File: config.mk
export PLATFORM = sky130hd
export DESIGN_NAME = fp_adder_top
export DESIGN_NICKNAME = fp_adder_top
export VERILOG_FILES = /design/flow/design.v
export SDC_FILE = /design/flow/constraint.sdc
export NUM_CORES = 4
export LEC_CHECK = 0
export CAP_MARGIN = 20
export CELL_PAD_IN_SITES_GLOBAL_PLACEMENT = 0
export CORE_MARGIN = 2
export CORE_UTILIZATION = 35
export MAX_ROUTING_LAYER = met4
export MIN_ROUTING_LAYER = met1
export PLACE_DENSITY_LB_ADDON = 0.02
export SETUP_SLACK_MARGIN = 5.0
export SLEW_MARGIN = 35
export TNS_END_PERCENT = 5
File: constraint.sdc
create_clock -name core_clock -period 60.2 [get_ports {clk}]
set_input_delay 12.0400 -clock core_clock [delete_from_list [all_inputs] [get_ports {clk}]]
set_output_delay 12.0400 -clock core_clock [all_outputs]
set_load 0.01 [all_outputs]
File: design.v
module adder_floating_point(
							input logic signed [31:0]  operand_normalized_ieee_a , operand_normalized_ieee_b , 
							output logic signed [31:0]  final_sum , 
							output logic zero ,
							output logic overflow ,
							output logic underflow ,
							input logic op 
							);
logic carrynan;
logic signed [24:0]  fraction_a , fraction_b ; 
logic signed [24:0] sum ; 
logic [7:0] exponent_a , exponent_b , positive_difference , biggest_exponent;
logic signB;
always_comb
	begin
	sum = 0;
	carrynan = 0;
	overflow = 0;
	underflow = 0;
	signB=op^operand_normalized_ieee_b[31];
		fraction_a [22:0] = operand_normalized_ieee_a [22:0] ;
		fraction_a[23] = 1 ;
		fraction_a[24] = 0 ;
		exponent_a = operand_normalized_ieee_a [30:23] ;
		fraction_b [22:0] = operand_normalized_ieee_b [22:0] ;
		fraction_b[23] = 1 ;
		fraction_b[24] = 0 ;
		exponent_b = operand_normalized_ieee_b [30:23] ;
	if(exponent_a >= exponent_b)
		begin	
			positive_difference = exponent_a - exponent_b;
			fraction_b >>>= positive_difference ;
			biggest_exponent = exponent_a ; 
		end
	else 
		begin
			positive_difference = exponent_b - exponent_a;
			fraction_a>>>= positive_difference ;
			biggest_exponent = exponent_b;
		end
		if (&exponent_a & ~&exponent_b)
			final_sum = operand_normalized_ieee_a ;
		else if (&exponent_b & ~&exponent_a)
			begin	
			final_sum[30:0] = operand_normalized_ieee_b[30:0] ;
			final_sum[31] = signB ;
			end
		else if (&exponent_a & &exponent_b )
			begin
					if (operand_normalized_ieee_a[31] != signB)
							final_sum = 32'b01111111100000000000000000000001 ;
						else 
							begin
								{carrynan,final_sum[22:0]} = fraction_a + fraction_b ;
								final_sum[31] = operand_normalized_ieee_a[31];
								final_sum [30:23] = biggest_exponent ;
								if(carrynan)
									final_sum = 32'b01111111100000000000000000000001 ;
							end
			end
		else if ((operand_normalized_ieee_a==0)&(operand_normalized_ieee_b==0))
						final_sum = 32'b0;
		else if ((~&exponent_a & ~&exponent_b) & (operand_normalized_ieee_a[22:0] == operand_normalized_ieee_b[22:0]) & (operand_normalized_ieee_a[31] != signB) & (exponent_a == exponent_b) )
						final_sum = 32'b0;
			else
				begin
if(operand_normalized_ieee_a[31]==signB)
begin
		sum = fraction_a + fraction_b;	
		final_sum[31]=operand_normalized_ieee_a[31];
		if (sum[24] == 1 )
		begin
			biggest_exponent= biggest_exponent + 1 ;
			sum=sum>>1;
end					
end
else
if (exponent_a > exponent_b)
begin
			sum = fraction_a - fraction_b;	
      final_sum[31]=operand_normalized_ieee_a[31];
end
else if (exponent_a < exponent_b)
  begin
		sum = fraction_b - fraction_a;	
final_sum[31]=signB;
end
else if (fraction_a>=fraction_b)
  begin
		sum=fraction_a - fraction_b;
    final_sum[31]=operand_normalized_ieee_a[31];
end
else
  begin
		sum=fraction_b - fraction_a;
	final_sum[31]=signB;
	end
        if (sum[23]==0)
        for(int i =0 ; i<=23;i=i+1)	
        begin
          if(sum[23]==0)
          begin
            if (biggest_exponent>=1) 
            begin	
            biggest_exponent=biggest_exponent-1;
            sum=sum<<1;
            end
          end
        end
 if (sum[24] == 1 )
		begin
			biggest_exponent= biggest_exponent + 1 ;
			sum=sum>>1;
			end     
final_sum[30:23]=biggest_exponent;
final_sum[22:0]=sum[22:0];
		end
if (biggest_exponent == 0)
			begin
			underflow = 1 ; 
			end
else if (biggest_exponent > 8'd254)
			begin
			overflow = 1 ;
			end
zero = (~|final_sum);
end
endmodule
module fp_adder_top (
    input  logic        clk,
    input  logic        rst,
    input  logic        start,
    input  logic [31:0] operand_normalized_ieee_a,
    input  logic [31:0] operand_normalized_ieee_b,
    input  logic        op,
    output logic [31:0] final_sum,
    output logic        finish,
    output logic        zero,
    output logic        overflow,
    output logic        underflow
);
  logic [31:0] a_q, b_q;
  logic        op_q, valid_q;
  logic [31:0] sum_d;
  logic        zero_d, overflow_d, underflow_d;
  always_ff @(posedge clk) begin
    a_q  <= operand_normalized_ieee_a;
    b_q  <= operand_normalized_ieee_b;
    op_q <= op;
    if (rst) valid_q <= 1'b0;
    else     valid_q <= start;
  end
  adder_floating_point u_add (
      .operand_normalized_ieee_a(a_q),
      .operand_normalized_ieee_b(b_q),
      .final_sum(sum_d),
      .zero(zero_d),
      .overflow(overflow_d),
      .underflow(underflow_d),
      .op(op_q)
  );
  always_ff @(posedge clk) begin
    final_sum <= sum_d;
    zero      <= zero_d;
    overflow  <= overflow_d;
    underflow <= underflow_d;
    if (rst) finish <= 1'b0;
    else     finish <= valid_q;
  end
endmodule
File: run.sh
#!/bin/bash
# the make line also repeats each setting of config.mk as NAME=value (left out here)
make -C /OpenROAD-flow-scripts/flow DESIGN_CONFIG=/design/flow/config.mk WORK_HOME=/design/flow/orfs CLKGATE_MAP_FILE= finish
==> Changelog: implementation, run 1 <==
## Flow update

- Outcome: timing/DRC/antenna clean
- Yosys xor share: between 4 and 5%
- Worst Tran Pin Value: slightly above 0.9 ns
- RSZ-0062 raised after global routing: no
- Reg-to-reg slack, setup: 9.40 ns
- Remaining DRCs: 0
- Ys Warns: 2
- Dpl cell area: ~33000 sq um
- Routed Antenna Nets: 0
- Slew headroom: roughly 37%
- Ys flops: between 100 and 150
- DR WL/cell: between 20 and 25 um
- Simple-Gate Fraction of Synth Area: roughly 28%
- Number of buffer and inverter stages on the critical path: 34
- Seq share, synth: under 10%
- Tot GR Track Use: between 20% and 30%
- First-pass GRT wire length: between 150000 and 200000 um
- Fin nets: 4625
- CTS Buf Count: 9
- Adder share: between 5 and 6%
- Final setup margin: around 9.4 ns
- Final Hold Vio Count: 0
- Filler Cell Count: ~9400
- Fp util: between 30% and 40%
- Most common reg cell: dfxtp_1
- Post-synth ARST share: 0%
- Post-synthesis cell count: 4446
- Crit-path most repeated cell: ha_1
- Gpl congestion: approximately 1
- Setup Skew: 0.03656 ns
- Hold Buf Count CTS: 0
- Root Driver: clkbuf_16
- Die area: 90260 sq um
- Clock sinks: 102
- Grt total ovfl: 0
- Mapped Nets: roughly 4700
- Post-synth top cells: nand2_1 (518), nor2_1 (498), a21oi_1 (390)
- Post-layout instance area: roughly 33000 sq um
- CP Class: register to register
- Worst setup SP type: register
- Tool warnings: a little over 100
- CP startpoint: a_q[26]
- Top cell area share: 9.601%
- CP max stage cell: o21ai_1
- Crit. End Element: register
- Vias in the first global route: between 30000 and 40000
- Hold Path End: finish
- Post-Syn Area per Cell: ~6.9 sq um
- Core area: about 87000 sq um
- FMAX: approximately 0.020 GHz
- Row count: 108
- Storage element area: just over 2000 sq um
- Crit path time final: between 50 and 60 ns
- Setup tns final: 0 ns
- Placement Setup Slack: about 5.7 ns
- Post-synth EDFFs: 0
- Synthesized cell area: around 31000 sq um
- Worst-path clk slew: 0.08 ns
- IO Port Bufs: between 100 and 150
- Delay-heaviest family, CP: simple AND/OR/NAND/NOR gates
- Final setup vio count: 0
- DIE WIDTH: between 300 and 400 um
- P&R area growth vs syn: 8.287%
- Worst hold path class: register to register
- Die Span Y: ~300 um
- Yosys stat chip area: around 31000 sq um
- Max incr delay on CP: 0.65 ns
- Top logic family: AND-OR/OR-AND gates
- CP Depth: ~190
- CP endpoint: underflow
- Top-count cell post-synth: nand2_1
- Max-slew violations: 0
- Worst endpoint required time: 60.54 ns
- H-tree levels: 3
- Antenna violations before repair: 2
- Cell Type Count: between 150 and 200
- Arr. time, crit path: 51.14 ns
- Mux share: 12.96%
- Tcrit/Tclk final: between 80% and 90%
- Path depth of the worst reg2reg path: 193
- Final HPWL DP: 105700 um
- Worst Path Max Fanout: 61
- R2R Path Start: a_q[26]
- Hold_sp: valid_q
- Iter 0 DRT Violations: between 3000 and 4000
- Final wirelength: ~130000 um
- Largest net degree at the start of global routing: just over 60
- Post-synth top area cell: mux2i_1
- Via Count: ~34000
- Drt first pass iters: 6
- Top cells by area: mux2i_1 (9.6%), dfxtp_1 (6.6%), a21oi_1 (6.3%), nand2_1 (6.3%), nor2_1 (6.1%)
- Logic area: between 20000 and 30000 sq um
- Ys cells: ~4400
- Max Root-Sink Buffers: 2
- Num ports: approximately 100
- Clock Latency Late Sink: around 0.42 ns
- Hold Path Cell Cnt: 1
- CTS tree: done
- Max-Cap Viols: 0
- Vias per cell: 6.129
- R2R Path End: underflow
- Yosys aoi share: 35.50%
## metal layers
metal / part of all wire, % / GRT usage, %
met4: 1.4 / 4.048
met5: 0 / -
met2: 40 / 39.81
met1: 51 / 43.36
met3: 7.6 / 4.690
## layout make-up
class | instances | share of cell area, %
Clock buffer | 9 | 0.6762
Inverter | 185 | 2.089
Multi-Input combinational cell | 3929 | 81.26
Clock inverter | 7 | 0.2893
Timing Repair Buffer | 190 | 5.199
Antenna cell | 2 | 0.01503
Sequential cell | 102 | 6.131
Tap cell | 1155 | 4.339
## stage by stage
| stage | hold WS, ns | util [%] | std cells |
|---|---|---|---|
| after floorplan | 0.4138 | - | 4446 |
| after global placement | 0.4228 | 37.44 | 5542 |
| after detailed placement | 0.4299 | 37.51 | 5543 |
| after CTS | 0.4645 | 37.88 | 5559 |
| after global routing | 0.4864 | 38.33 | 5578 |
| final | 0.4533 | 38.33 | 5579 |
## timing repair
action | in CTS | in global routing
setup buffers | 0 | 15
resized | 0 | 39
hold endpoints to repair | 0 | 0
endpoints found under the setup margin | 0 | 34
==> run 2, diff against run 1 <==
ABC_AREA = 1   (was default)
CAP_MARGIN = 25   (was 20)
CELL_PAD_IN_SITES_DETAIL_PLACEMENT = 2   (was default)
CORE_ASPECT_RATIO = 1.99   (was default)
CORE_MARGIN = 5   (was 2)
CORE_UTILIZATION = 32   (was 35)
CTS_CLUSTER_SIZE = 12   (was default)
GPL_ROUTABILITY_DRIVEN = 0   (was default)
MAX_ROUTING_LAYER = default   (was met4)
MIN_ROUTING_LAYER = default   (was met1)
PLACE_DENSITY = 0.42   (was default)
PLACE_DENSITY_LB_ADDON = default   (was 0.02)
SETUP_SLACK_MARGIN = default   (was 5.0)
SLEW_MARGIN = 20   (was 35)
TNS_END_PERCENT = default   (was 5)
clock period = 36.2 ns   (was 60.2 ns; I/O delays follow)
==> run 2 against run 1 <==
Against the previous run:
- utilization decreased by 2.4 points
- critical path depth increased by 57
- hold slack got worse by 0.043 ns
- non-clock buffer count increased by 31
- routed wire length increased by 12%
- critical endpoint is now zero
- register-to-register slack got worse by 7.0 ns
- critical path type unchanged
- largest cell class unchanged
- cell count increased by 14%
==> Changelog: implementation, run 2 <==
## Flow update

- CTS Buf Count: 9 (unchanged)
- DIE WIDTH: 216.3 um (was 300.4 um)
- Iter 0 DRT Violations: 1384 (was 3594)
- Synthesized cell area: 27100 sq um (was 30760 sq um)
- Worst hold path class: register to register (unchanged)
- Antenna violations before repair: 1 (was 2)
- Top-count cell post-synth: nand2_1 (unchanged)
- CP max stage cell: ha_1 (was o21ai_1)
- Worst endpoint required time: 36.51 ns (was 60.54 ns)
- Die Span Y: 420.5 um (was 300.4 um)
- CP endpoint: zero (was underflow)
- P&R area growth vs syn: 11.37% (was 8.287%)
- Mux share: 0.9602% (was 12.96%)
- R2R Path End: zero (was underflow)
- Yosys stat chip area: 27100 sq um (was 30760 sq um)
- Tot GR Track Use: 30.02% (was 28.64%)
- Crit. End Element: register (unchanged)
- Ys flops: 102 (unchanged)
- Post-synthesis cell count: 5276 (was 4446)
- Remaining DRCs: 0 (unchanged)
- Path depth of the worst reg2reg path: 250 (was 193)
- Outcome: timing/DRC/antenna clean (unchanged)
- Final wirelength: 146900 um (was 131000 um)
- CP startpoint: a_q[28] (was a_q[26])
- Clock Latency Late Sink: 0.38 ns (was 0.42 ns)
- Root Driver: clkbuf_16 (unchanged)
- Hold Buf Count CTS: 0 (unchanged)
- Fin cells: 6383 (was 5579)
- Row count: 150 (was 108)
- Cell Type Count: 65 (was 180)
- Simple-Gate Fraction of Synth Area: 47.10% (was 28.04%)
- Post-Syn Area per Cell: 5.137 sq um (was 6.918 sq um)
- Top cells by area: nand2_1 (24%), o21ai_0 (11%), inv_1 (11%), dfxtp_1 (7.5%), nand3_1 (6.7%) (was mux2i_1 (9.6%), dfxtp_1 (6.6%), a21oi_1 (6.3%), nand2_1 (6.3%), nor2_1 (6.1%))
- Fin nets: 5521 (was 4625)
- Core area: 84080 sq um (was 86890 sq um)
- Cell count after placement: 6328 (was 5543)
- Worst setup SP type: register (unchanged)
- Grt total ovfl: 0 (unchanged)
- Worst Path Max Fanout: 39 (was 61)
- Num ports: 104 (unchanged)
- Ys Warns: 2 (unchanged)
- Vias in the first global route: 37960 (was 31780)
- Tcrit/Tclk final: 93.35% (was 84.38%)
- Top cell area share: 23.65% (was 9.601%)
- Die area: 90970 sq um (was 90260 sq um)
- Crit path time final: 33.79 ns (was 50.80 ns)
- Final setup vio count: 0 (unchanged)
- Seq share, synth: 7.534% (was 6.639%)
- Yosys xor share: 2.424% (was 4.320%)
- Largest net degree at the start of global routing: 116 (was 62)
- Drt first pass iters: 5 (was 6)
- Delay-heaviest family, CP: simple AND/OR/NAND/NOR gates (unchanged)
- Via Count: 35490 (was 34200)
- Final HPWL DP: 122900 um (was 105700 um)
- Top logic family: simple AND/OR/NAND/NOR gates (was AND-OR/OR-AND gates)
- Post-synth ARST share: 0% (unchanged)
- Hold_sp: valid_q (unchanged)
- IO Port Bufs: 103 (unchanged)
- Setup Skew: 0.01455 ns (was 0.03656 ns)
- Max-Cap Viols: 0 (unchanged)
- Most common reg cell: dfxtp_1 (unchanged)
- Vias per cell: 5.559 (was 6.129)
- Tool warnings: 106 (was 103)
- CP Class: register to register (unchanged)
- Routed Antenna Nets: 0 (unchanged)
- Adder share: 6.601% (was 5.850%)
- FMAX: 0.02959 GHz (was 0.01969 GHz)
- Arr. time, crit path: 34.10 ns (was 51.14 ns)
- Number of buffer and inverter stages on the critical path: 35 (was 34)
- Slew headroom: 14.55% (was 37.05%)
- Fp util: 32.24% (was 35.40%)
- Final Hold Vio Count: 0 (unchanged)
- Filler Cell Count: 11290 (was 9380)
- Worst-path clk slew: 0.08 ns (about the same)
- CTS tree: done (unchanged)
- R2R Path Start: a_q[28] (was a_q[26])
- Worst Tran Pin Value: 1.277 ns (was 0.9344 ns)
- Max incr delay on CP: 0.51 ns (was 0.65 ns)
- Max Root-Sink Buffers: 2 (unchanged)
- CP Depth: 250 (was 193)
- Post-synth EDFFs: 0 (unchanged)
- Clock sinks: 102 (unchanged)
- Hold Path Cell Cnt: 2 (was 1)
- Post-synth top area cell: nand2_1 (was mux2i_1)
- Post-layout instance area: 30180 sq um (was 33300 sq um)
- Mapped Nets: 5484 (was 4654)
- Max-slew violations: 0 (unchanged)
- DR WL/cell: 23.02 um (was 23.48 um)
- Yosys aoi share: 19.86% (was 35.50%)
- Reg-to-reg slack, setup: 2.41 ns (was 9.40 ns)
- H-tree levels: 3 (unchanged)
- Post-synth top cells: nand2_1 (1708), inv_1 (786), o21ai_0 (596) (was nand2_1 (518), nor2_1 (498), a21oi_1 (390))
- Crit-path most repeated cell: nand2_1 (was ha_1)
- Dpl cell area: 29160 sq um (was 32590 sq um)
- Hold Path End: finish (unchanged)
- First-pass GRT wire length: 212700 um (was 198700 um)
- Ys cells: 5276 (was 4446)
==> run 2: stage by stage <==
stage / hold slack [ns] / setup slack, ns / utilization (%) / setup TNS [ns]
2_1_floorplan: 0.3883 / 7.478 / - / 0
5_1_grt: 0.4253 / -0.6390 / 35.90 / -2.486
4_1_cts: 0.4140 / 0.09123 / 35.10 / 0
3_3_place_gp: 0.3902 / 0.5253 / 34.65 / 0
3_5_place_dp: 0.4015 / -0.8666 / 34.68 / -11.79
6_report: 0.4102 / 2.408 / 35.90 / 0
==> run 2: cell type report <==
cell class	instances	area (sq um)	share of cell area, %
multi-input combinational	4122	21280	70.52
inverter	855	3219	10.67
sequential	102	2042	6.765
timing repair buffer	221	1996	6.612
tap	1064	1331	4.411
clock buffer	10	229.0	0.7586
clock inverter	6	65.06	0.2156
timing repair inverter	2	15.01	0.04974
antenna	1	2.502	0.008291
==> run 2: layer usage <==
| layer | GRT usage (%) | up-vias | routed length, um |
|---|---|---|---|
| li1 | - | 16800 | - |
| met1 | 23.15 | 17180 | 44290 |
| met2 | 61.39 | 892 | 80200 |
| met3 | 3.539 | 616 | 4257 |
| met4 | 29.37 | 2 | 18120 |
| met5 | 0.4372 | - | 52 |
==> run 2: repair_timing <==
item | in CTS | in global routing
pin swaps | 0 | 18
setup buffers | 0 | 25
setup endpoints to repair | 34 | 34
cloned | 1 | 9
gates resized | 10 | 96
==> run 3, diff against run 2 <==
ABC_AREA = default   (was 1)
CELL_PAD_IN_SITES_DETAIL_PLACEMENT = 0   (was 2)
CELL_PAD_IN_SITES_GLOBAL_PLACEMENT = default   (was 0)
CORE_ASPECT_RATIO = default   (was 1.99)
CORE_MARGIN = 2   (was 5)
CORE_UTILIZATION = 18   (was 32)
CTS_CLUSTER_DIAMETER = 112   (was default)
CTS_CLUSTER_SIZE = default   (was 12)
GPL_ROUTABILITY_DRIVEN = default   (was 0)
PLACE_DENSITY = 0.94   (was 0.42)
SETUP_SLACK_MARGIN = -0.85   (was default)
clock period = 21.5 ns   (was 36.2 ns; I/O delays follow)
==> run 3 against run 2 <==
Against the previous run:
- area after synthesis is 13% higher
- synthesized cell count fell by 16%
- the run now fails in 5_1_grt
- die area rose by 91%
==> Changelog: implementation, run 3 <==
### Metrics

- Post-synthesis cell count: 4446 (was 5276)
- Ys flops: 102 (unchanged)
- IO Port Bufs: 103 (unchanged)
- H-tree levels: 3 (unchanged)
- CTS Buf Count: 9 (unchanged)
- Log Error: [ERROR GRT-0232] Routing congestion too high. Check the congestion heatmap in the GUI.
- Die area: 174200 sq um (was 90970 sq um)
- Ys cells: 4446 (was 5276)
- Post-synth EDFFs: 0 (unchanged)
- Cell Type Count: 180 (was 65)
- Tot GR Track Use: 29.11%
- Simple-Gate Fraction of Synth Area: 28.04% (was 47.10%)
- Mux share: 12.96% (was 0.9602%)
- Row count: 151 (was 150)
- Num ports: 104 (unchanged)
- Seq share, synth: 6.639% (was 7.534%)
- Final HPWL DP: 116600 um (was 122900 um)
- Max Root-Sink Buffers: 2 (unchanged)
- Core area: 169500 sq um (was 84080 sq um)
- Adder share: 5.850% (was 6.601%)
- Post-synth top cells: nand2_1 (518), nor2_1 (498), a21oi_1 (390) (was nand2_1 (1708), inv_1 (786), o21ai_0 (596))
- Root Driver: clkbuf_16 (unchanged)
- Die Span Y: 417.4 um (was 420.5 um)
- Top logic family: AND-OR/OR-AND gates (was simple AND/OR/NAND/NOR gates)
- Top cells by area: mux2i_1 (9.6%), dfxtp_1 (6.6%), a21oi_1 (6.3%), nand2_1 (6.3%), nor2_1 (6.1%) (was nand2_1 (24%), o21ai_0 (11%), inv_1 (11%), dfxtp_1 (7.5%), nand3_1 (6.7%))
- Placement Setup Slack: -14.45 ns (was -0.8666 ns)
- Outcome: did not finish (was timing/DRC/antenna clean)
- Cell count after placement: 8155 (was 6328)
- Mapped Nets: 4654 (was 5484)
- Yosys aoi share: 35.50% (was 19.86%)
- Fp util: 18.15% (was 32.24%)
- Post-Syn Area per Cell: 6.918 sq um (was 5.137 sq um)
- Gpl congestion: 1.186
- DIE WIDTH: 417.4 um (was 216.3 um)
- Top cell area share: 9.601% (was 23.65%)
- Yosys xor share: 4.320% (was 2.424%)
- Ys Warns: 2 (unchanged)
- Failed at: 5_1_grt
- Most common reg cell: dfxtp_1 (unchanged)
- Top-count cell post-synth: nand2_1 (unchanged)
- Grt total ovfl: between 300 and 400
- Post-synth top area cell: mux2i_1 (was nand2_1)
- Yosys stat chip area: 30760 sq um (was 27100 sq um)
- Hold Buf Count CTS: 0 (unchanged)
- Post-synth ARST share: 0% (unchanged)
- Clock sinks: 102 (unchanged)
- Synthesized cell area: 30760 sq um (was 27100 sq um)
[run 3: routing by layer]
| layer | track usage, % | GRT overflow |
|---|---|---|
| met5 | 19.28 | 7 |
| met4 | 20.98 | 68 |
| met3 | 25.96 | 51 |
| met2 | 38.01 | 162 |
| met1 | 27.70 | 47 |
[run 3: timing repair]
item	4_1_cts
setup buffers	30
hold endpoints to repair	0
cloned	0
pin swaps	47
endpoints found under the setup margin	34
resized	59
[run 3: through the flow]
step	setup TNS, ns	instance area [sq um]	util (%)	hold slack, ns
detailed placement	-475.05	46780	27.60	0.4436
global placement	-411.63	46780	27.60	0.4444
CTS	-459.65	47590	28.08	0.4568
floorplan	-547.34	32250	-	0.4138
==> run 4, diff against run 3 <==
ABC_AREA = 1   (was default)
CAP_MARGIN = 20   (was 25)
CELL_PAD_IN_SITES_DETAIL_PLACEMENT = default   (was 0)
CORE_ASPECT_RATIO = 1.14   (was default)
CORE_UTILIZATION = 40   (was 18)
CTS_CLUSTER_DIAMETER = 256   (was 112)
GPL_ROUTABILITY_DRIVEN = 0   (was default)
GPL_TIMING_DRIVEN = 1   (was default)
HOLD_SLACK_MARGIN = 0.12   (was default)
MIN_ROUTING_LAYER = met1   (was default)
PLACE_DENSITY = default   (was 0.94)
SETUP_SLACK_MARGIN = 4.79   (was -0.85)
clock period = 40.0 ns   (was 21.5 ns; I/O delays follow)
==> run 4 against run 3 <==
Against the previous run:
- the run now finishes clean
- die area decreased by 60%
- synthesized cell count increased by 19%
- area after synthesis decreased by 12%
==> Changelog: implementation, run 4 <==
## Flow update

- Outcome: timing/DRC/antenna clean (was did not finish)
- Number of buffer and inverter stages on the critical path: around 43
- CTS tree: done
- Yosys stat chip area: 27100 sq um (was 30760 sq um)
- Simple-Gate Fraction of Synth Area: 47.10% (was 28.04%)
- Worst-path clk slew: roughly 0.080 ns
- Cell Type Count: 65 (was 180)
- Fin cells: 6167
- Arr. time, crit path: 32.61 ns
- Synthesized cell area: 27100 sq um (was 30760 sq um)
- Die area: 69860 sq um (was 174200 sq um)
- CP startpoint: a_q[27]
- Max-Cap Viols: 0
- Hold_sp: valid_q
- Tool warnings: roughly 100
- Seq share, synth: 7.534% (was 6.639%)
- Row count: 101 (was 151)
- Max-slew violations: 0
- Max Root-Sink Buffers: 2 (unchanged)
- CTS Buf Count: 9 (unchanged)
- Top-count cell post-synth: nand2_1 (unchanged)
- H-tree levels: 3 (unchanged)
- GRT busiest layer: met2
- Yosys aoi share: 19.86% (was 35.50%)
- Mux share: 0.9602% (was 12.96%)
- Core area: 66850 sq um (was 169500 sq um)
- DIE WIDTH: 247.8 um (was 417.4 um)
- CP Depth: about 250
- Vias in the first global route: slightly below 30000
- Delay-heaviest family, CP: simple AND/OR/NAND/NOR gates
- Ys flops: 102 (unchanged)
- R2R Path End: zero
- Remaining DRCs: 0
- Post-synth ARST share: 0% (unchanged)
- Worst Path Max Fanout: approximately 44
- Worst setup SP type: register
- Yosys xor share: 2.424% (was 4.320%)
- CP max stage cell: o21ai_0
- Reg-to-reg slack, setup: roughly 7.7 ns
- R2R Path Start: a_q[27]
- Drt first pass iters: 8
- Worst hold path class: register to register
- Post-Syn Area per Cell: 5.137 sq um (was 6.918 sq um)
- Iter 0 DRT Violations: 2838
- Adder share: 6.601% (was 5.850%)
- Root Driver: clkbuf_16 (unchanged)
- Final HPWL DP: 78830 um (was 116600 um)
- RSZ-0062 raised after global routing: no
- Antenna violations before repair: 1
- Clock Latency Late Sink: about 0.37 ns
- Cell count after placement: 6070 (was 8155)
- Slew headroom: 23.19%
- Tot GR Track Use: 26.93%
- Fin nets: between 5000 and 6000
- Worst endpoint required time: 40.30 ns
- Clock sinks: 102 (unchanged)
- Hold Path Cell Cnt: 2
- CP endpoint: zero
- Global routing usage on met1: a little under a third
- Setup Skew: 0.01383 ns
- Hold Path End: finish
- Top logic family: simple AND/OR/NAND/NOR gates (was AND-OR/OR-AND gates)
- Routed Antenna Nets: 0
- Max incr delay on CP: 0.61 ns
- Final wirelength: between 90000 and 100000 um
- Top cells by area: nand2_1 (24%), o21ai_0 (11%), inv_1 (11%), dfxtp_1 (7.5%), nand3_1 (6.7%) (was mux2i_1 (9.6%), dfxtp_1 (6.6%), a21oi_1 (6.3%), nand2_1 (6.3%), nor2_1 (6.1%))
- Via Count: between 30000 and 40000
- Ys cells: 5276 (was 4446)
- Tcrit/Tclk final: between 80% and 90%
- Largest net degree at the start of global routing: around 48
- Final setup vio count: 0
- Most common reg cell: dfxtp_1 (unchanged)
- P&R area growth vs syn: 11.22%
- GR met3 Demand/Resource: between 3 and 4%
- Num ports: 104 (unchanged)
- Post-synth top area cell: nand2_1 (was mux2i_1)
- Final Hold Vio Count: 0
- Die Span Y: 281.9 um (was 417.4 um)
- Post-layout instance area: between 30000 and 40000 sq um
- Vias per cell: 5.328
- Fp util: 40.54% (was 18.15%)
- Grt total ovfl: 0
- Post-synth EDFFs: 0 (unchanged)
- M2 GR Usage: a little under half
- Ys Warns: 2 (unchanged)
- Worst Tran Pin Value: about 1.1 ns
- Post-synth top cells: nand2_1 (1708), inv_1 (786), o21ai_0 (596) (was nand2_1 (518), nor2_1 (498), a21oi_1 (390))
- Crit path time final: 32.31 ns
- FMAX: about 0.031 GHz
- Hold slack final: approximately 0.40 ns
- DR WL/cell: approximately 16 um
- Mapped Nets: 5484 (was 4654)
- IO Port Bufs: 103 (unchanged)
- Filler Cell Count: roughly 7400
- Top cell area share: 23.65% (was 9.601%)
- Post-synthesis cell count: 5276 (was 4446)
- Crit. End Element: register
- Path depth of the worst reg2reg path: 246
- CP Class: register to register
- Dpl cell area: 28390 sq um (was 46780 sq um)
- First-pass GRT wire length: around 150000 um
- Crit-path most repeated cell: nand2_1
[run 4: timing repair]
item / in CTS / in global routing
buffers inserted: 3 / 52
pin swaps: 12 / 27
hold buffers: 0 / 0
resized: 57 / 114
setup endpoints to repair: 34 / 34
cloned: 13 / 12
[run 4: routing by layer]
| metal | share of wire [%] | vias up |
|---|---|---|
| li1 | - | 16810 |
| met4 | 7.2 | 0 |
| met3 | 6.3 | 358 |
| met2 | 47 | 1187 |
| met1 | 40 | 14510 |
| met5 | 0 | - |
[run 4: area by class of cell]
type	instances	area, sq um	area share [%]
inverter	855	3243	10.76
sequential	102	2044	6.782
timing repair inverter	3	22.52	0.07471
tap	875	1095	3.632
timing repair buffer	182	1788	5.931
multi-input combinational	4133	21660	71.84
clock inverter	6	53.80	0.1785
clock buffer	10	239.0	0.7928
antenna	1	2.502	0.008301
[run 4: per-stage QoR]
step / util [%] / worst slack, ns / setup TNS (ns)
after CTS: 43.63 / 4.817 / 0
final: 45.09 / 7.694 / 0
after global routing: 45.09 / 4.683 / 0
after floorplan: - / 11.28 / 0
after detailed placement: 42.47 / -0.2102 / -0.2756
after global placement: 42.47 / 0.9247 / 0
==> run 5, diff against run 4 <==
CELL_PAD_IN_SITES_GLOBAL_PLACEMENT = 1   (was default)
CORE_ASPECT_RATIO = 1.18   (was 1.14)
CORE_MARGIN = 8   (was 2)
CORE_UTILIZATION = 15   (was 40)
CTS_CLUSTER_DIAMETER = default   (was 256)
GPL_ROUTABILITY_DRIVEN = 1   (was 0)
GPL_TIMING_DRIVEN = default   (was 1)
HOLD_SLACK_MARGIN = default   (was 0.12)
MIN_ROUTING_LAYER = default   (was met1)
SETUP_SLACK_MARGIN = default   (was 4.79)
SLEW_MARGIN = 5   (was 20)
TNS_END_PERCENT = 25   (was default)
clock period = 59.1 ns   (was 40.0 ns; I/O delays follow)
==> run 5 against run 4 <==
Against the previous run:
- via count is 4.7% lower
- global-route usage shrank 17 points
- register-to-register slack better by 6.6 ns
- clock skew rose by 0.00098 ns
==> Changelog: implementation, run 5 <==
## Flow update

- Seq share, synth: 7.534% (unchanged)
- Filler Cell Count: 21290 (was 7390)
- Clock sinks: 102 (unchanged)
- Path depth of the worst reg2reg path: 244 (was 246)
- Post-synthesis cell count: 5276 (unchanged)
- Synthesized cell area: 27100 sq um (unchanged)
- CTS tree: done (unchanged)
- Hold Buf Count CTS: 0 (unchanged)
- Routed Antenna Nets: 0 (unchanged)
- Hold Path End: finish (unchanged)
- RSZ-0062 raised after global routing: no (unchanged)
- Grt total ovfl: 0 (unchanged)
- Dpl cell area: 30230 sq um (was 28390 sq um)
- Tcrit/Tclk final: 75.79% (was 80.76%)
- Crit path time final: 44.79 ns (was 32.31 ns)
- Vias per cell: 4.119 (was 5.328)
- Row count: 169 (was 101)
- Mux share: 0.9602% (unchanged)
- Max-slew violations: 0 (unchanged)
- Top cell area share: 23.65% (unchanged)
- Root Driver: clkbuf_16 (unchanged)
- Crit. End Element: register (unchanged)
- Fin nets: 5407 (was 5494)
- Setup Skew: 0.01481 ns (was 0.01383 ns)
- Yosys stat chip area: 27100 sq um (unchanged)
- First-pass GRT wire length: 162000 um (was 152100 um)
- Largest net degree at the start of global routing: 75 (was 48)
- Via Count: 31300 (was 32860)
- Fp util: 15.08% (was 40.54%)
- IO Port Bufs: 103 (unchanged)
- Number of buffer and inverter stages on the critical path: 39 (was 43)
- Max-Cap Viols: 0 (unchanged)
- Top-count cell post-synth: nand2_1 (unchanged)
- Fin cells: 7598 (was 6167)
- Worst setup SP type: register (unchanged)
- Cell count after placement: 7581 (was 6070)
- Met2 WL: 46330 um (was 45870 um)
- Worst Path Max Fanout: 74 (was 44)
- CP max stage cell: ha_1 (was o21ai_0)
- Worst hold path class: register to register (unchanged)
- Ys Warns: 2 (unchanged)
- Post-synth EDFFs: 0 (unchanged)
- P&R area growth vs syn: 12.74% (was 11.22%)
- Worst Tran Pin Value: 1.066 ns (was 1.140 ns)
- Max Root-Sink Buffers: 2 (unchanged)
- Tot GR Track Use: 10.02% (was 26.93%)
- Die area: 194600 sq um (was 69860 sq um)
- Post-synth ARST share: 0% (unchanged)
- Outcome: timing/DRC/antenna clean (unchanged)
- Top cells by area: nand2_1 (24%), o21ai_0 (11%), inv_1 (11%), dfxtp_1 (7.5%), nand3_1 (6.7%) (unchanged)
- Number of post-CTS setup repair buffers: 0 (was 3)
- Post-layout instance area: 30560 sq um (was 30150 sq um)
- Die Span Y: 477.8 um (was 281.9 um)
- Post-Syn Area per Cell: 5.137 sq um (unchanged)
- Hold Path Cell Cnt: 2 (unchanged)
- Final setup vio count: 0 (unchanged)
- Most common reg cell: dfxtp_1 (unchanged)
- Tool warnings: 103 (unchanged)
- Ys cells: 5276 (unchanged)
- CP Depth: 244 (was 246)
- Final setup margin: 14.31 ns (was 7.694 ns)
- Num ports: 104 (unchanged)
- CP endpoint: zero (unchanged)
- Final wirelength: 104500 um (was 98350 um)
- Cell Type Count: 65 (unchanged)
- WL met1: 50230 um (was 39240 um)
- DR WL/cell: 13.75 um (was 15.95 um)
- Worst-path clk slew: 0.08 ns (about the same)
- R2R Path Start: a_q[23] (was a_q[27])
- Post-synth top area cell: nand2_1 (unchanged)
- Reg-to-reg slack, setup: 14.31 ns (was 7.69 ns)
- Setup tns final: 0 ns (unchanged)
- CP startpoint: a_q[23] (was a_q[27])
- Yosys xor share: 2.424% (unchanged)
- Hold_sp: valid_q (unchanged)
- DIE WIDTH: 407.3 um (was 247.8 um)
- Simple-Gate Fraction of Synth Area: 47.10% (unchanged)
- Drt first pass iters: 6 (was 8)
- Gpl congestion: 0.9317
- Number of gates resized after cts: 0 (was 57)
- Antenna violations before repair: 0 (was 1)
- Iter 0 DRT Violations: 2185 (was 2838)
- Clock Latency Late Sink: 0.36 ns (was 0.37 ns)
- Arr. time, crit path: 45.10 ns (was 32.61 ns)
- Top Metal Used: met4 (unchanged)
- Remaining DRCs: 0 (unchanged)
- R2R Path End: zero (unchanged)
- Delay-heaviest family, CP: simple AND/OR/NAND/NOR gates (unchanged)
- Adder share: 6.601% (unchanged)
- Core area: 179700 sq um (was 66850 sq um)
- Placement Setup Slack: 14.45 ns (was -0.2102 ns)
- Final Hold Vio Count: 0 (unchanged)
- Ys flops: 102 (unchanged)
- Top logic family: simple AND/OR/NAND/NOR gates (unchanged)
- Yosys aoi share: 19.86% (unchanged)
- FMAX: 0.02233 GHz (was 0.03095 GHz)
- Mapped Nets: 5484 (unchanged)
- H-tree levels: 3 (unchanged)
- Slew headroom: 28.18% (was 23.19%)
- Antenna diodes: 0 (was 1)
- Crit-path most repeated cell: nand2_1 (unchanged)
- DR WL met3: 3893 um (was 6192 um)
- Post-synth top cells: nand2_1 (1708), inv_1 (786), o21ai_0 (596) (unchanged)
- Vias in the first global route: 29220 (was 29530)
- Final HPWL DP: 88550 um (was 78830 um)
- CTS Buf Count: 9 (unchanged)
- Max incr delay on CP: 0.83 ns (was 0.61 ns)
- Worst endpoint required time: 59.41 ns (was 40.30 ns)
- CP Class: register to register (unchanged)
[run 5: cell type report]
type                    instances  area, sq um  share of cell area (%)
multi-input cells            4115        20860                   68.28
inverters                     855         3209                   10.50
well taps                    2394         2995                   9.803
flip-flops and latches        102         2042                   6.683
repair buffers                116         1129                   3.694
clock buffers                   9        225.2                  0.7371
clock inverters                 7        91.34                  0.2989
[run 5: routing by layer]
metal	up-vias	track usage, %
met1	13870	13.47
met5	-	0
met4	0	3.450
met2	697	16.82
met3	159	0.8039
li1	16580	-
[run 5: stage by stage]
stage          utilization, %  hold WS [ns]
5_1_grt                 17.00        0.4385
3_5_place_dp            16.82        0.4012
4_1_cts                 17.00        0.4151
2_1_floorplan               -        0.3883
6_report                17.00        0.4087
3_3_place_gp            16.82        0.3995
==> run 6, diff against run 5 <==
CELL_PAD_IN_SITES_GLOBAL_PLACEMENT = default   (was 1)
CORE_ASPECT_RATIO = default   (was 1.18)
CORE_MARGIN = 2   (was 8)
CORE_UTILIZATION = 72   (was 15)
CTS_CLUSTER_DIAMETER = 298   (was default)
CTS_CLUSTER_SIZE = 100   (was default)
GPL_ROUTABILITY_DRIVEN = default   (was 1)
SLEW_MARGIN = 20   (was 5)
TNS_END_PERCENT = default   (was 25)
clock period = 15.9 ns   (was 59.1 ns; I/O delays follow)
==> run 6 against run 5 <==
Against the previous run:
- the run now fails in 3_5_place_dp
- die area down 80%
- area after synthesis unchanged
- synthesized cell count unchanged
==> Changelog: implementation, run 6 <==
### Metrics

- Post-Syn Area per Cell: 5.137 sq um (unchanged)
- Die Span Y: 198.0 um (was 477.8 um)
- Synthesized cell area: 27100 sq um (unchanged)
- Post-synth top area cell: nand2_1 (unchanged)
- Ys flops: 102 (unchanged)
- Most common reg cell: dfxtp_1 (unchanged)
- Yosys stat chip area: 27100 sq um (unchanged)
- Failed at: 3_5_place_dp
- Die area: 39210 sq um (was 194600 sq um)
- Mapped Nets: 5484 (unchanged)
- Post-synthesis cell count: 5276 (unchanged)
- Top-count cell post-synth: nand2_1 (unchanged)
- Ys cells: 5276 (unchanged)
- Fp util: 72.47% (was 15.08%)
- Num ports: 104 (unchanged)
- IO Port Bufs: 103 (unchanged)
- Gpl congestion: 1.301 (was 0.9317)
- Top cells by area: nand2_1 (24%), o21ai_0 (11%), inv_1 (11%), dfxtp_1 (7.5%), nand3_1 (6.7%) (unchanged)
- Log Error: [ERROR DPL-0038] Utilization greater than 100%, impossible to legalize
- Core area: 37400 sq um (was 179700 sq um)
- Post-synth EDFFs: 0 (unchanged)
- Mux share: 0.9602% (unchanged)
- Outcome: did not finish (was timing/DRC/antenna clean)
- Post-synth ARST share: 0% (unchanged)
- DIE WIDTH: 198.0 um (was 407.3 um)
- Seq share, synth: 7.534% (unchanged)
- Row count: 71 (was 169)
- Adder share: 6.601% (unchanged)
- Ys Warns: 2 (unchanged)
- Simple-Gate Fraction of Synth Area: 47.10% (unchanged)
- Cell Type Count: 65 (unchanged)
- Yosys xor share: 2.424% (unchanged)
- Top cell area share: 23.65% (unchanged)
- Yosys aoi share: 19.86% (unchanged)
- Post-synth top cells: nand2_1 (1708), inv_1 (786), o21ai_0 (596) (unchanged)
- Top logic family: simple AND/OR/NAND/NOR gates (unchanged)
-- run 6: through the flow --
step           worst slack, ns  setup TNS, ns  instance area [sq um]  hold slack (ns)
2_1_floorplan           -10.21        -328.10                  28450           0.3883
3_3_place_gp            -9.080        -295.27                  38570           0.4001
==> run 7, diff against run 6 <==
CAP_MARGIN = 25   (was 20)
CELL_PAD_IN_SITES_GLOBAL_PLACEMENT = 0   (was default)
CTS_CLUSTER_DIAMETER = 94   (was 298)
CTS_CLUSTER_SIZE = 12   (was 100)
PLACE_DENSITY_LB_ADDON = 0.26   (was default)
SETUP_SLACK_MARGIN = 3.25   (was default)
clock period = 23.3 ns   (was 15.9 ns; I/O delays follow)
==> run 7 against run 6 <==
Against the previous run:
- the run again fails in 3_5_place_dp
- die area is the same
- synthesized cell count is the same
- area after synthesis unchanged
==> Changelog: implementation, run 7 <==
### Metrics

- Outcome: did not finish (unchanged)
- Failed at: 3_5_place_dp (unchanged)
- Log Error: [ERROR DPL-0038] Utilization greater than 100%, impossible to legalize (unchanged)
- Ys flops: 102 (unchanged)
- Mapped Nets: 5484 (unchanged)
- Post-synth ARST share: 0% (unchanged)
- Cell Type Count: 65 (unchanged)
- Most common reg cell: dfxtp_1 (unchanged)
- Die Span Y: 198.0 um (unchanged)
- IO Port Bufs: 103 (unchanged)
- Yosys aoi share: 19.86% (unchanged)
- Ys cells: 5276 (unchanged)
- Yosys xor share: 2.424% (unchanged)
- Post-synth EDFFs: 0 (unchanged)
- Die area: 39210 sq um (unchanged)
- Top cells by area: nand2_1 (24%), o21ai_0 (11%), inv_1 (11%), dfxtp_1 (7.5%), nand3_1 (6.7%) (unchanged)
- Post-Syn Area per Cell: 5.137 sq um (unchanged)
- Num ports: 104 (unchanged)
- Row count: 71 (unchanged)
- Top-count cell post-synth: nand2_1 (unchanged)
- Yosys stat chip area: 27100 sq um (unchanged)
- Simple-Gate Fraction of Synth Area: 47.10% (unchanged)
- Synthesized cell area: 27100 sq um (unchanged)
- Top cell area share: 23.65% (unchanged)
- Fp util: 72.47% (unchanged)
- Adder share: 6.601% (unchanged)
- Mux share: 0.9602% (unchanged)
- Gpl congestion: 1.215 (was 1.301)
- Post-synth top area cell: nand2_1 (unchanged)
- Top logic family: simple AND/OR/NAND/NOR gates (unchanged)
- Post-synthesis cell count: 5276 (unchanged)
- DIE WIDTH: 198.0 um (unchanged)
- Seq share, synth: 7.534% (unchanged)
- Ys Warns: 2 (unchanged)
- Core area: 37400 sq um (unchanged)
- Post-synth top cells: nand2_1 (1708), inv_1 (786), o21ai_0 (596) (unchanged)
## run 7: stage by stage
step / TNS (ns) / hold WS, ns
global placement: -42.52 / 0.3985
floorplan: -76.50 / 0.3883
==> run 8, diff against run 7 <==
CAP_MARGIN = 20   (was 25)
CELL_PAD_IN_SITES_GLOBAL_PLACEMENT = default   (was 0)
CORE_UTILIZATION = 68   (was 72)
CTS_CLUSTER_DIAMETER = 225   (was 94)
CTS_CLUSTER_SIZE = 73   (was 12)
HOLD_SLACK_MARGIN = -0.09   (was default)
MAX_ROUTING_LAYER = met4   (was default)
PLACE_DENSITY_LB_ADDON = default   (was 0.26)
SETUP_SLACK_MARGIN = -2.0   (was 3.25)
TNS_END_PERCENT = 10   (was default)
clock period = 28.7 ns   (was 23.3 ns; I/O delays follow)
==> run 8 against run 7 <==
Against the previous run:
- now fails the layout checks on negative setup slack
- area after synthesis stayed put
- synthesized cell count stayed put
- die area is 5.8% higher
==> Changelog: implementation, run 8 <==
## Flow update

- Outcome: complete, but fails checks (was did not finish)
- Violated Checks: negative setup slack
- Delay-heaviest family, CP: simple AND/OR/NAND/NOR gates
- R2R Path Start: b_q[30]
- Most common reg cell: dfxtp_1 (unchanged)
- Seq share, synth: 7.534% (unchanged)
- Remaining DRCs: 0
- IO Port Bufs: 103 (unchanged)
- Post-synth ARST share: 0% (unchanged)
- Worst hold path class: register to register
- Path depth of the worst reg2reg path: between 200 and 250
- Fp util: 68.53% (was 72.47%)
- CTS tree: done
- Adder share: 6.601% (unchanged)
- Max-slew violations: 0
- Post-Syn Area per Cell: 5.137 sq um (unchanged)
- Final setup margin: -0.002624 ns
- Synthesized cell area: 27100 sq um (unchanged)
- Max Root-Sink Buffers: 2
- Mux share: 0.9602% (unchanged)
- Post-synthesis cell count: 5276 (unchanged)
- Yosys xor share: 2.424% (unchanged)
- Arr. time, crit path: 29.01 ns
- Top logic family: simple AND/OR/NAND/NOR gates (unchanged)
- Mapped Nets: 5484 (unchanged)
- Worst setup SP type: register
- Final Hold Vio Count: 0
- Tool warnings: roughly 110
- CTS Buf Count: 9
- Core area: 39550 sq um (was 37400 sq um)
- Worst Tran Pin Value: between 0.9 and 1 ns
- Simple-Gate Fraction of Synth Area: 47.10% (unchanged)
- Crit. End Element: register
- Final HPWL DP: roughly 75000 um
- CP Depth: 234
- CP Class: register to register
- Hold Path Cell Cnt: 2
- Fin nets: between 5000 and 6000
- Max incr delay on CP: between 0.4 and 0.5 ns
- Reg-to-reg slack, setup: -0.003 ns
- Post-synth top area cell: nand2_1 (unchanged)
- Ys flops: 102 (unchanged)
- Die area: 41470 sq um (was 39210 sq um)
- Tot GR Track Use: a little over two fifths
- Cell Type Count: 65 (unchanged)
- Hold_sp: valid_q
- Die Span Y: 203.6 um (was 198.0 um)
- Drt first pass iters: 12
- Max-Cap Viols: 0
- Tcrit/Tclk final: 100.0%
- Crit-path most repeated cell: nand2_1
- Via Count: between 30000 and 40000
- Clock Latency Late Sink: ~0.37 ns
- Vias per cell: 5.796
- Grt total ovfl: 0
- Ys cells: 5276 (unchanged)
- CP max stage cell: dfxtp_1
- Placement Setup Slack: -1.006 ns
- Top cell area share: 23.65% (unchanged)
- Post-synth top cells: nand2_1 (1708), inv_1 (786), o21ai_0 (596) (unchanged)
- Top cells by area: nand2_1 (24%), o21ai_0 (11%), inv_1 (11%), dfxtp_1 (7.5%), nand3_1 (6.7%) (unchanged)
- R2R Path End: zero
- Hold Path End: finish
- Number of buffer and inverter stages on the critical path: 37
- Setup Skew: 0.01541 ns
- Final wirelength: 94620 um
- Yosys aoi share: 19.86% (unchanged)
- Worst-path clk slew: roughly 0.080 ns
- First-pass GRT wire length: approximately 140000 um
- Post-synth EDFFs: 0 (unchanged)
- Worst Path Max Fanout: 13
- CP startpoint: b_q[30]
- Vias in the first global route: 28900
- Iter 0 DRT Violations: about 5100
- Antenna violations before repair: 1
- Num ports: 104 (unchanged)
- Row count: 73 (was 71)
- Slew headroom: a little over a third
- Crit path time final: 28.70 ns
- Top-count cell post-synth: nand2_1 (unchanged)
- Worst endpoint required time: slightly below 30 ns
- CP endpoint: zero
- Ys Warns: 2 (unchanged)
- Largest net degree at the start of global routing: around 60
- Root Driver: clkbuf_16
- DR WL/cell: around 16 um
- Final setup vio count: 1
- Clock sinks: 102
- Gpl congestion: 1.221 (was 1.215)
- FMAX: around 0.035 GHz
- P&R area growth vs syn: 11.55%
- H-tree levels: 3
- Hold Buf Count CTS: 0
- DIE WIDTH: 203.6 um (was 198.0 um)
- Yosys stat chip area: 27100 sq um (unchanged)
- Routed Antenna Nets: 0
==> run 8: area by class of cell <==
type	instances	area [sq um]
multi-input combinational	4117	21470
inverter	855	3218
sequential	102	2046
antenna	1	2.502
tap	525	656.9
fill	3604	9316
clock buffer	9	225.2
timing repair inverter	1	5.005
timing repair buffer	298	2520
clock inverter	7	92.59
==> run 8: layer usage <==
layer | vias up | GRT usage (%) | share of wire, %
met5 | - | - | 0
met4 | 0 | 26.77 | 7.6
met3 | 565 | 9.108 | 12
met2 | 2096 | 66.05 | 42
met1 | 14670 | 53.36 | 39
li1 | 16960 | - | -
==> run 8: metrics by stage <==
step / std cells / setup TNS [ns] / hold slack [ns] / util (%) / area, sq um
after floorplan: 5276 / -0.03397 / 0.3883 / - / 27100
after global placement: 5855 / 0 / 0.4045 / 73.27 / 28980
after detailed placement: 5855 / -16.52 / 0.4067 / 73.27 / 28980
after CTS: 5871 / -20.32 / 0.4198 / 74.08 / 29300
after global routing: 5915 / -67.69 / 0.4444 / 76.44 / 30230
final: 5915 / -0.002624 / 0.4217 / 76.44 / 30230
==> run 8: timing repair <==
action                                  4_1_cts  5_1_grt
buffers inserted                              0       41
resized                                       0      186
endpoints found under the setup margin        0       34
==> run 9, diff against run 8 <==
CELL_PAD_IN_SITES_GLOBAL_PLACEMENT = 3   (was default)
CORE_ASPECT_RATIO = 0.5   (was default)
CORE_MARGIN = 3   (was 2)
CORE_UTILIZATION = 40   (was 68)
CTS_CLUSTER_DIAMETER = 395   (was 225)
CTS_CLUSTER_SIZE = 99   (was 73)
HOLD_SLACK_MARGIN = default   (was -0.09)
MAX_ROUTING_LAYER = default   (was met4)
SETUP_SLACK_MARGIN = default   (was -2.0)
SLEW_MARGIN = 0   (was 20)
TNS_END_PERCENT = default   (was 10)
clock period = 40.0 ns   (was 28.7 ns; I/O delays follow)
==> run 9 against run 8 <==
Against the previous run:
- the flow now stops in 3_1_place_gp_skip_io
- synthesized cell count unchanged
- die area up 71%
- area after synthesis unchanged
==> Changelog: implementation, run 9 <==
### Metrics

- Outcome: did not finish (was complete, but fails checks)
- Failed at: 3_1_place_gp_skip_io
- Log Error: [ERROR GPL-0301] Utilization 111.782 % exceeds 100%.
- Mux share: 0.9602% (unchanged)
- Mapped Nets: 5484 (unchanged)
- Core area: 65980 sq um (was 39550 sq um)
- Post-Syn Area per Cell: 5.137 sq um (unchanged)
- Top cell area share: 23.65% (unchanged)
- Simple-Gate Fraction of Synth Area: 47.10% (unchanged)
- Most common reg cell: dfxtp_1 (unchanged)
- Synthesized cell area: 27100 sq um (unchanged)
- Yosys aoi share: 19.86% (unchanged)
- Post-synthesis cell count: 5276 (unchanged)
- Post-synth top cells: nand2_1 (1708), inv_1 (786), o21ai_0 (596) (unchanged)
- Row count: 66 (was 73)
- Yosys xor share: 2.424% (unchanged)
- Cell Type Count: 65 (unchanged)
- Seq share, synth: 7.534% (unchanged)
- Fp util: 41.08% (was 68.53%)
- Post-synth EDFFs: 0 (unchanged)
- Top cells by area: nand2_1 (24%), o21ai_0 (11%), inv_1 (11%), dfxtp_1 (7.5%), nand3_1 (6.7%) (unchanged)
- Yosys stat chip area: 27100 sq um (unchanged)
- Die area: 71110 sq um (was 41470 sq um)
- Ys cells: 5276 (unchanged)
- Ys Warns: 2 (unchanged)
- Post-synth top area cell: nand2_1 (unchanged)
- DIE WIDTH: 374.1 um (was 203.6 um)
- Adder share: 6.601% (unchanged)
- Top-count cell post-synth: nand2_1 (unchanged)
- Post-synth ARST share: 0% (unchanged)
- Top logic family: simple AND/OR/NAND/NOR gates (unchanged)
- Die Span Y: 190.1 um (was 203.6 um)
- Ys flops: 102 (unchanged)
==> run 10, diff against run 9 <==
CELL_PAD_IN_SITES_GLOBAL_PLACEMENT = default   (was 3)
CORE_MARGIN = 2   (was 3)
CORE_UTILIZATION = 72   (was 40)
CTS_CLUSTER_DIAMETER = 298   (was 395)
CTS_CLUSTER_SIZE = 14   (was 99)
PLACE_DENSITY_LB_ADDON = 0.21   (was default)
SETUP_SLACK_MARGIN = 4.78   (was default)
SLEW_MARGIN = 20   (was 0)
clock period = 15.9 ns   (was 40.0 ns; I/O delays follow)
==> run 10 against run 9 <==
Against the previous run:
- the run fails in 3_5_place_dp
- synthesized cell count unchanged
- die area down 45%
- area after synthesis unchanged
==> Changelog: implementation, run 10 <==
### Metrics

- Yosys stat chip area: 27100 sq um (unchanged)
- Die area: 39310 sq um (was 71110 sq um)
- Top logic family: simple AND/OR/NAND/NOR gates (unchanged)
- Post-synth top cells: nand2_1 (1708), inv_1 (786), o21ai_0 (596) (unchanged)
- Ys Warns: 2 (unchanged)
- Seq share, synth: 7.534% (unchanged)
- Post-synth top area cell: nand2_1 (unchanged)
- Core area: 37220 sq um (was 65980 sq um)
- Adder share: 6.601% (unchanged)
- Mapped Nets: 5484 (unchanged)
- Post-synth EDFFs: 0 (unchanged)
- Die Span Y: 141.2 um (was 190.1 um)
- Post-synth ARST share: 0% (unchanged)
- Yosys aoi share: 19.86% (unchanged)
- Ys cells: 5276 (unchanged)
- Post-Syn Area per Cell: 5.137 sq um (unchanged)
- Failed at: 3_5_place_dp (was 3_1_place_gp_skip_io)
- Outcome: did not finish (unchanged)
- IO Port Bufs: between 100 and 150
- DIE WIDTH: 278.4 um (was 374.1 um)
- Mux share: 0.9602% (unchanged)
- Post-synthesis cell count: 5276 (unchanged)
- Num ports: 104
- Most common reg cell: dfxtp_1 (unchanged)
- Cell Type Count: 65 (unchanged)
- Row count: 50 (was 66)
- Synthesized cell area: 27100 sq um (unchanged)
- Log Error: [ERROR DPL-0038] Utilization greater than 100%, impossible to legalize (was [ERROR GPL-0301] Utilization 111.782 % exceeds 100%.)
- Top cells by area: nand2_1 (24%), o21ai_0 (11%), inv_1 (11%), dfxtp_1 (7.5%), nand3_1 (6.7%) (unchanged)
- Yosys xor share: 2.424% (unchanged)
- Ys flops: 102 (unchanged)
- Top-count cell post-synth: nand2_1 (unchanged)
- Simple-Gate Fraction of Synth Area: 47.10% (unchanged)
- Gpl congestion: about 1.3
- Top cell area share: 23.65% (unchanged)
- Fp util: 72.81% (was 41.08%)
run 10: stage by stage:
stage	instances	setup TNS [ns]	hold WS, ns
after floorplan	5276	-328.10	0.3883
after global placement	6946	-286.54	0.3931
==> run 11, diff against run 10 <==
CAP_MARGIN = 25   (was 20)
CELL_PAD_IN_SITES_GLOBAL_PLACEMENT = 0   (was default)
CORE_ASPECT_RATIO = default   (was 0.5)
CORE_UTILIZATION = 71   (was 72)
CTS_CLUSTER_DIAMETER = 256   (was 298)
CTS_CLUSTER_SIZE = 54   (was 14)
PLACE_DENSITY_LB_ADDON = 0.25   (was 0.21)
SETUP_SLACK_MARGIN = default   (was 4.78)
clock period = 37.6 ns   (was 15.9 ns; I/O delays follow)
==> run 11 against run 10 <==
Against the previous run:
- the run now finishes clean
- synthesized cell count is the same
- die area increased by 1.1%
- area after synthesis unchanged
==> Changelog: implementation, run 11 <==
## Flow update

- Post-synth EDFFs: 0 (unchanged)
- Hold_sp: valid_q
- Tcrit/Tclk final: between 90% and 100%
- Row count: 71 (was 50)
- Max Root-Sink Buffers: 2
- Tot GR Track Use: between 40 and 50%
- Fp util: 71.96% (was 72.81%)
- Max-slew violations: 0
- Simple-Gate Fraction of Synth Area: 47.10% (unchanged)
- Reg-to-reg slack, setup: 3.06 ns
- Fin nets: 5454
- Worst-path clk slew: about 0.080 ns
- Die Span Y: 199.4 um (was 141.2 um)
- Final HPWL DP: 74750 um
- Vias per cell: ~5.9
- Synthesized cell area: 27100 sq um (unchanged)
- CP max stage cell: nor2_2
- Routed Antenna Nets: 0
- Delay-heaviest family, CP: simple AND/OR/NAND/NOR gates
- CP Depth: ~240
- Final Hold Vio Count: 0
- Max incr delay on CP: around 0.46 ns
- R2R Path Start: b_q[30]
- Path depth of the worst reg2reg path: between 200 and 250
- Seq share, synth: 7.534% (unchanged)
- Crit. End Element: register
- Core area: 37670 sq um (was 37220 sq um)
- Final setup vio count: 0
- FMAX: 0.02896 GHz
- Post-synth top area cell: nand2_1 (unchanged)
- Via Count: roughly 34000
- Ys cells: 5276 (unchanged)
- Crit path time final: between 30 and 40 ns
- Worst Path Max Fanout: ~47
- DR WL/cell: between 15 and 20 um
- Yosys stat chip area: 27100 sq um (unchanged)
- Final setup margin: 3.064 ns
- Final wirelength: between 90000 and 100000 um
- Clock Latency Late Sink: approximately 0.37 ns
- Yosys aoi share: 19.86% (unchanged)
- Ys Warns: 2 (unchanged)
- Grt total ovfl: 0
- Arr. time, crit path: 34.84 ns
- Hold Path Cell Cnt: 2
- Cell Type Count: 65 (unchanged)
- Post-synth top cells: nand2_1 (1708), inv_1 (786), o21ai_0 (596) (unchanged)
- CP endpoint: zero
- Top-count cell post-synth: nand2_1 (unchanged)
- Most common reg cell: dfxtp_1 (unchanged)
- Remaining DRCs: 0
- R2R Path End: zero
- Outcome: timing/DRC/antenna clean (was did not finish)
- CTS tree: done
- Top logic family: simple AND/OR/NAND/NOR gates (unchanged)
- IO Port Bufs: 103 (unchanged)
- Root Driver: clkbuf_16
- P&R area growth vs syn: 6.800%
- CP startpoint: b_q[30]
- Crit-path most repeated cell: nand2_1
- CTS Buf Count: 9
- Vias in the first global route: 28920
- Clock sinks: 102
- Drt first pass iters: 10
- Max-Cap Viols: 0
- Die area: 39750 sq um (was 39310 sq um)
- Ys flops: 102 (unchanged)
- Worst Tran Pin Value: around 1.0 ns
- Post-synth ARST share: 0% (unchanged)
- Hold Path End: finish
- Antenna diodes: 0
- Iter 0 DRT Violations: between 4000 and 5000
- Final design utilization: around three quarters
- CP Class: register to register
- Setup Skew: 0.01336 ns
- Storage element area: slightly above 2000 sq um
- First-pass GRT wire length: approximately 140000 um
- Mapped Nets: 5484 (unchanged)
- Worst hold path class: register to register
- Logic area: between 20000 and 25000 sq um
- Tool warnings: between 100 and 150
- Adder share: 6.601% (unchanged)
- Placement Setup Slack: -0.05934 ns
- DIE WIDTH: 199.4 um (was 278.4 um)
- Top cells by area: nand2_1 (24%), o21ai_0 (11%), inv_1 (11%), dfxtp_1 (7.5%), nand3_1 (6.7%) (unchanged)
- Worst setup SP type: register
- Num ports: 104 (unchanged)
- Number of buffer and inverter stages on the critical path: 36
- Top cell area share: 23.65% (unchanged)
- Yosys xor share: 2.424% (unchanged)
- Post-Syn Area per Cell: 5.137 sq um (unchanged)
- Gpl congestion: 1.171 (was 1.285)
- H-tree levels: 3
- Worst endpoint required time: between 30 and 40 ns
- Antenna violations before repair: 0
- Slew headroom: 30.79%
- Post-synthesis cell count: 5276 (unchanged)
- Mux share: 0.9602% (unchanged)
- Filler Cell Count: 3332
- Largest net degree at the start of global routing: around 62
-- run 11: per-layer routing --
| layer | up-vias | track usage [%] | wire [um] |
|---|---|---|---|
| met5 | - | 0 | 0 |
| met4 | 0 | 29.47 | 7596 |
| met3 | 513 | 9.367 | 10660 |
| met2 | 2089 | 71.71 | 40300 |
| met1 | 14740 | 54.23 | 35920 |
| li1 | 16720 | - | - |
-- run 11: repair_timing --
item	4_1_cts	5_1_grt
setup buffers	0	17
gates cloned	0	14
endpoints found under the setup margin	3	34
resized	2	81
pin swaps	0	12
hold buffers	0	0
-- run 11: area by class of cell --
cell class                 instances  share of cell area [%]
clock buffer                      10                  0.8256
multi-input combinational       4125                   73.46
clock inverter                     6                  0.2593
timing repair buffer             149                   4.954
inverter                         855                   11.13
tap                              511                   2.209
timing repair inverter             4                 0.09509
sequential                       102                   7.059
-- run 11: through the flow --
stage | cell area, sq um | cells | TNS [ns] | hold slack [ns]
CTS | 28330 | 5731 | 0 | 0.4668
detailed placement | 28000 | 5715 | -0.1238 | 0.4532
floorplan | 27100 | 5276 | 0 | 0.3883
finish | 28950 | 5762 | 0 | 0.4666
global placement | 28000 | 5715 | 0 | 0.4037
global route | 28950 | 5762 | -0.7082 | 0.4678
